Setup of wip/zinc:
## gainBal
module gainBal (
    input  wire             clk,
    input  wire             rstn,
    input  wire             din_val,
    input  wire [255:0]     din,
    input  wire [63:0]      gain,
    input  wire [31:0]      bal,
    output reg              dout_val,
    output reg  [255:0]     dout
);
For scale: roughly 17000 cells after synthesis, roughly 610 I/O pins, about 160000 sq um of cells after synthesis.
make LEC_CHECK=0 ABC_AREA=0 CAP_MARGIN=5 CELL_PAD_IN_SITES_GLOBAL_PLACEMENT=0 CORE_ASPECT_RATIO=0.94 CORE_MARGIN=2 CORE_UTILIZATION=72 CTS_CLUSTER_SIZE=40 GPL_ROUTABILITY_DRIVEN=1 HOLD_SLACK_MARGIN=0.29 PLACE_DENSITY=0.64 SETUP_SLACK_MARGIN=-0.36 SLEW_MARGIN=35 TNS_END_PERCENT=85 finish   # period 5.2 ns
run.sh (not shown) runs the stock make flow with config.mk's settings and CLKGATE_MAP_FILE=.
The layout from wip/zinc, despite a flow that completed every stage, fails the layout checks, with the failing checks listed as negative setup slack.
diff inputs: wip/zinc => wip/garnet
- removing CTS_CLUSTER_SIZE (formerly 40)
- setting MAX_ROUTING_LAYER to met4 for the first time
- changing CELL_PAD_IN_SITES_GLOBAL_PLACEMENT from 0 to 3
- changing HOLD_SLACK_MARGIN from 0.29 to 0.21
- setting MIN_ROUTING_LAYER to met1 for the first time
- removing ABC_AREA (formerly 0)
- changing CORE_UTILIZATION from 72 to 50
- removing CORE_ASPECT_RATIO (formerly 0.94)
- changing GPL_ROUTABILITY_DRIVEN from 1 to 0
- removing SETUP_SLACK_MARGIN (formerly -0.36)
- changing CAP_MARGIN from 5 to 20
- removing TNS_END_PERCENT (formerly 85)
- removing PLACE_DENSITY (formerly 0.64)
- changing the clock period (ns, I/O delays scaled along) from 5.2 to 9.0
In summary, wip/garnet completed successfully, with a layout that passed the timing, design-rule and antenna checks. Comparing wip/garnet and wip/zinc, the lower fraction of area in registers is on wip/zinc. Of wip/garnet and wip/zinc, the run reporting the lower met2 wire length was wip/garnet. Floorplan-stage core utilization: wip/garnet < wip/zinc. Relative to wip/zinc, setup slack has increased by 2.23 ns in wip/garnet. Looking at worst hold-check slack, wip/garnet sits 0.25 ns higher than wip/zinc does. Compared with wip/zinc, wip/garnet shows a lower number of global-route vias before repair. Compared with wip/zinc, wip/garnet shows count of cell instances traversed by the critical path that has gone down by a little under 10%.
Changes in wip/sierra relative to wip/garnet:
- changing CORE_UTILIZATION from 50 to 72
- removing MIN_ROUTING_LAYER (formerly met1)
- removing CELL_PAD_IN_SITES_GLOBAL_PLACEMENT (formerly 3)
- setting CTS_CLUSTER_DIAMETER to 314 for the first time
- removing GPL_ROUTABILITY_DRIVEN (formerly 0)
- removing MAX_ROUTING_LAYER (formerly met4)
- changing CAP_MARGIN from 20 to 15
- setting TNS_END_PERCENT to 5 for the first time
- changing HOLD_SLACK_MARGIN from 0.21 to 0.29
- setting SETUP_SLACK_MARGIN to -0.59 for the first time
- changing SLEW_MARGIN from 35 to 20
- changing the clock period (ns, I/O delays scaled along) from 9.0 to 5.84
--- outcome ---
Complete run, failing final checks: wip/sierra, reason negative setup slack. Going from wip/garnet to wip/sierra, met2 capacity usage during global routing went up 18 points; number of antenna diodes now sits lower; global-route wire length before repair -about 0.7%. wip/sierra against wip/garnet: non-clock buffer total of the final layout up 110%, total number of placement rows went down. Of the two candidates, wip/garnet has the worse die area and wip/sierra the better one. Setup slack in wip/sierra is 1.64 ns below wip/garnet. Cmp wip/sierra and wip/garnet / worst slew slack as a fraction of its limit / higher: wip/sierra. Diff wip/garnet -> wip/sierra: overall routed net length went down 2.1%; met1 global-route usage grew by 13 points.

---

The RTL this note starts from:
==> flow/design.v <==
module gainBal (
    input  wire             clk,
    input  wire             rstn,
    input  wire             din_val,
    input  wire [255:0]     din,
    input  wire [63:0]      gain,
    input  wire [31:0]      bal,
    output reg              dout_val,
    output reg  [255:0]     dout
);
reg [7:0]  gain_mem[7:0];
reg [7:0]  bal_mem[3:0];
reg [15:0] mult[0:7];
reg [47:0] quot[0:7];
integer i, j, k, l;
always @* begin
    for (l=0; l<8; l=l+1) begin
        gain_mem[l]     = gain[8*l +: 8];
        if (l < 4)
            bal_mem[l]  = bal[8*l +: 8];
    end
end
always @(posedge clk or negedge rstn) begin
    if (!rstn) begin
        for (i=0; i<8; i=i+1) begin
            mult[i] <= 16'd0;
        end
    end
    else begin
        for (i=0; i<4; i=i+1) begin
            mult[2*i  ] <= {{8{gain_mem[2*i  ][7]}}, gain_mem[2*i  ]} * {{8{~bal_mem[i][7]}}, ~bal_mem[i]};
            mult[2*i+1] <= {{8{gain_mem[2*i+1][7]}}, gain_mem[2*i+1]} * {{8{ bal_mem[i][7]}},  bal_mem[i]};
        end
    end
end
always @(posedge clk or negedge rstn) begin
    if (!rstn) begin
        dout_val    <= 1'b0;
        for (j=0; j<8; j=j+1) begin
            quot[j] <= 48'd0;
        end
    end
    else begin
        dout_val    <= din_val;
        for (j=0; j<8; j=j+1) begin
            quot[j] <= {16'd0, din[32*j +:32]} * {{32{mult[j][15]}}, mult[j]};
        end
    end
end
always @* begin
    for (k=0; k<8; k=k+1) begin
        dout[32*k +:32] = quot[k][47:16];
    end
end
endmodule
Settings: LEC_CHECK=0, ABC_AREA=1, CAP_MARGIN=20, CORE_ASPECT_RATIO=0.72, CORE_MARGIN=2, CORE_UTILIZATION=72, CTS_CLUSTER_DIAMETER=376, CTS_CLUSTER_SIZE=100, HOLD_SLACK_MARGIN=0.3, PLACE_DENSITY=0.37, SLEW_MARGIN=20, TNS_END_PERCENT=10; clock period 4.7 ns.
The baseline did not get past global routing (5_1_grt).
==> next run, changes <==
Settings changed: ABC_AREA 1 to 0, CAP_MARGIN 20 to 15, CELL_PAD_IN_SITES_GLOBAL_PLACEMENT set to 3, CORE_ASPECT_RATIO 0.72 to not set, CORE_UTILIZATION 72 to 50, CTS_CLUSTER_DIAMETER 376 to not set, CTS_CLUSTER_SIZE 100 to not set, GPL_ROUTABILITY_DRIVEN set to 0, HOLD_SLACK_MARGIN 0.3 to 0.21, MAX_ROUTING_LAYER set to met4, MIN_ROUTING_LAYER set to met2, PLACE_DENSITY 0.37 to not set, TNS_END_PERCENT 10 to not set.
Clock period 4.7 ns to 12.7 ns, I/O delays scaled along.
After rerunning: This time the run produced a clean layout. Synthesized area came out lower by 8.4%. Die size came out higher by 32%. Synthesized cell count came out lower by 23%.
==> next run, changes <==
Settings changed: ABC_AREA 0 to not set, CAP_MARGIN 15 to 20, CELL_PAD_IN_SITES_GLOBAL_PLACEMENT 3 to not set, MAX_ROUTING_LAYER met4 to not set, SLEW_MARGIN 20 to 35.
Clock period 12.7 ns to 9.0 ns, I/O delays scaled along.
What happened:
- The changed run produced a clean layout
- non-clock buffer count is higher by 377
- cell area is higher by 1.7%
- cell count goes up by 1.7%

---

// gainBal: RTL as listed in full above, without the edits since
make LEC_CHECK=0 CAP_MARGIN=15 CORE_MARGIN=2 CORE_UTILIZATION=72 CTS_CLUSTER_DIAMETER=314 SETUP_SLACK_MARGIN=-0.59 SLEW_MARGIN=20 finish   # period 5.84 ns
The starting point ran to the end with violations: negative setup slack.
Then changed:
ABC_AREA = 1   (was not set)
CAP_MARGIN = 35   (was 15)
CORE_UTILIZATION = 16   (was 72)
CTS_CLUSTER_DIAMETER = not set   (was 314)
MIN_ROUTING_LAYER = met2   (was not set)
PLACE_DENSITY_LB_ADDON = 0.17   (was not set)
SETUP_SLACK_MARGIN = not set   (was -0.59)
SLEW_MARGIN = 15   (was 20)
clock period = 12.7 ns   (was 5.84 ns; I/O delays follow)
Now the flow finished with timing, DRC and antenna clean.
Final cell count increases by 67%.
Wire length rises by 59%.
Register-to-register slack is better by 6.4 ns.
Die area rose to 4.9 times its value.
Sequential share of layout area came out lower by 0.34 points.

---

Starts from the design.v that is shown in full above.
==> flow/config.mk <==
export PLATFORM = sky130hd
export DESIGN_NAME = gainBal
export DESIGN_NICKNAME = gainBal
export VERILOG_FILES = /design/flow/design.v
export SDC_FILE = /design/flow/constraint.sdc
export NUM_CORES = 4
export LEC_CHECK = 0
export CAP_MARGIN = 20
export CORE_MARGIN = 2
export CORE_UTILIZATION = 40
export HOLD_SLACK_MARGIN = 0.14
export SETUP_SLACK_MARGIN = -0.78
export SLEW_MARGIN = 20
==> flow/constraint.sdc <==
create_clock -name core_clock -period 9.0 [get_ports {clk}]
set_input_delay 1.8000 -clock core_clock [delete_from_list [all_inputs] [get_ports {clk}]]
set_output_delay 1.8000 -clock core_clock [all_outputs]
set_load 0.01 [all_outputs]
Change:
- CORE_UTILIZATION: 40 -> 72
- CTS_CLUSTER_SIZE: default -> 22
- HOLD_SLACK_MARGIN: 0.14 -> default
- SETUP_SLACK_MARGIN: -0.78 -> default
- clock period: 9.0 -> 6.84 ns (I/O delays scaled with it)
With this change the flow produced a layout that fails on setup timing.
Die area shrinks by 44%.
Critical path depth rises by 2.
Hold slack is worse by 0.36 ns.
Final cell count fell by 5.1%.
Area after synthesis does not change.
Change:
- ABC_AREA: default -> 1
- CORE_ASPECT_RATIO: default -> 0.5
- CTS_CLUSTER_DIAMETER: default -> 271
- CTS_CLUSTER_SIZE: 22 -> 10
- HOLD_SLACK_MARGIN: default -> 0.28
- PLACE_DENSITY: default -> 0.45
- SETUP_SLACK_MARGIN: default -> 1.04
- clock period: 6.84 -> 3.52 ns (I/O delays scaled with it)
This time the run stopped in 5_1_grt (GRT-0232).
Die area came out higher by roughly a tenth.
Area after synthesis came out higher by roughly a tenth.
Synthesized cell count came out higher by a quarter to a third.
Change:
- ABC_AREA: 1 -> default
- CORE_ASPECT_RATIO: 0.5 -> default
- CORE_UTILIZATION: 72 -> 40
- CTS_CLUSTER_DIAMETER: 271 -> default
- CTS_CLUSTER_SIZE: 10 -> default
- HOLD_SLACK_MARGIN: 0.28 -> default
- PLACE_DENSITY: 0.45 -> default
- SETUP_SLACK_MARGIN: 1.04 -> default
- clock period: 3.52 -> 8.44 ns (I/O delays scaled with it)
Effect:
- With this change the flow produced a clean layout
- area after synthesis goes down by about 8%
- die area goes up by 64%
- synthesized cell count goes down by about 23%
Change:
- CAP_MARGIN: 20 -> 15
- CORE_UTILIZATION: 40 -> 72
- HOLD_SLACK_MARGIN: default -> 0.3
- SETUP_SLACK_MARGIN: default -> -0.51
- clock period: 8.44 -> 5.05 ns (I/O delays scaled with it)
The changed run completed, yet does not pass: setup timing.
Area after synthesis stays the same.
Cell area rises by a little under a tenth.
Change:
- ABC_AREA: default -> 0
- CELL_PAD_IN_SITES_GLOBAL_PLACEMENT: default -> 2
- CORE_UTILIZATION: 72 -> 50
- GPL_ROUTABILITY_DRIVEN: default -> 1
- HOLD_SLACK_MARGIN: 0.3 -> 0.21
- MAX_ROUTING_LAYER: default -> met4
- MIN_ROUTING_LAYER: default -> met2
- SETUP_SLACK_MARGIN: -0.51 -> default
- clock period: 5.05 -> 12.7 ns (I/O delays scaled with it)
=> The new run finished with timing, DRC and antenna clean. Core utilization went down by 33 points. Non-clock buffer count went down by 2166. Die area went up by 44%. Synthesized area stays the same. Final area went down by 11%. Cell count went down by 3.4%. Wire length went up by 2.0%.

---

== before ==
// gainBal: RTL as listed in full above, without the edits since
export LEC_CHECK = 0
export ABC_AREA = 0
export CAP_MARGIN = 5
export CELL_PAD_IN_SITES_GLOBAL_PLACEMENT = 0
export CORE_ASPECT_RATIO = 0.56
export CORE_MARGIN = 2
export CORE_UTILIZATION = 72
export CTS_CLUSTER_DIAMETER = 386
export CTS_CLUSTER_SIZE = 15
export GPL_ROUTABILITY_DRIVEN = 1
export PLACE_DENSITY_LB_ADDON = 0.01
export SETUP_SLACK_MARGIN = 0.58
export SLEW_MARGIN = 10
export TNS_END_PERCENT = 85
create_clock -name core_clock -period 2.01 [get_ports {clk}]
before finished all stages; layout check result: FAIL, due to setup timing.
Setup changes, before to after
Settings: SETUP_SLACK_MARGIN: 0.58 -> unset; ABC_AREA: 0 -> 1; CORE_ASPECT_RATIO: 0.56 -> unset; CTS_CLUSTER_DIAMETER: 386 -> 348; CAP_MARGIN: 5 -> 20; GPL_ROUTABILITY_DRIVEN: 1 -> unset; SLEW_MARGIN: 10 -> 20; PLACE_DENSITY_LB_ADDON: 0.01 -> unset; CELL_PAD_IN_SITES_GLOBAL_PLACEMENT: 0 -> unset; TNS_END_PERCENT: 85 -> unset; CTS_CLUSTER_SIZE: 15 -> unset; the clock period (ns, I/O delays scaled along): 2.01 -> 5.47.
### Flow results
The log for after ends in global routing (5_1_grt) with error GRT-0116, so the run never completed. after vs. before: horizontal die dimension now sits lower, effective utilization at floorplan rose by 0.23 points, count of hold buffers inserted by post-cts repair saw a decrease, post-synthesis chip area from yosys went up by 9.1%.

---

// gainBal: RTL as listed in full above, without the edits since
Settings: LEC_CHECK=0, ABC_AREA=0, CAP_MARGIN=5, CELL_PAD_IN_SITES_GLOBAL_PLACEMENT=0, CORE_ASPECT_RATIO=0.56, CORE_MARGIN=2, CORE_UTILIZATION=72, CTS_CLUSTER_DIAMETER=386, CTS_CLUSTER_SIZE=15, GPL_ROUTABILITY_DRIVEN=1, HOLD_SLACK_MARGIN=0.28, PLACE_DENSITY_LB_ADDON=0.01, SETUP_SLACK_MARGIN=0.58, SLEW_MARGIN=10, TNS_END_PERCENT=85; clock period 2.01 ns.
The baseline ran to the end with violations: setup timing.
==> next run, changes <==
Settings changed: ABC_AREA 0 to default, CAP_MARGIN 5 to 20, CELL_PAD_IN_SITES_GLOBAL_PLACEMENT 0 to default, CORE_ASPECT_RATIO 0.56 to default, CORE_UTILIZATION 72 to 40, CTS_CLUSTER_DIAMETER 386 to default, CTS_CLUSTER_SIZE 15 to default, GPL_ROUTABILITY_DRIVEN 1 to default, HOLD_SLACK_MARGIN 0.28 to default, PLACE_DENSITY_LB_ADDON 0.01 to default, SETUP_SLACK_MARGIN 0.58 to default, SLEW_MARGIN 10 to 20, TNS_END_PERCENT 85 to default.
Clock period 2.01 ns to 9.0 ns, I/O delays scaled along.
The changed run passed the timing, design-rule and antenna checks.
Die size went up by well over a third.
Setup slack is better by 5400 ps.
Synthesized area stays the same.
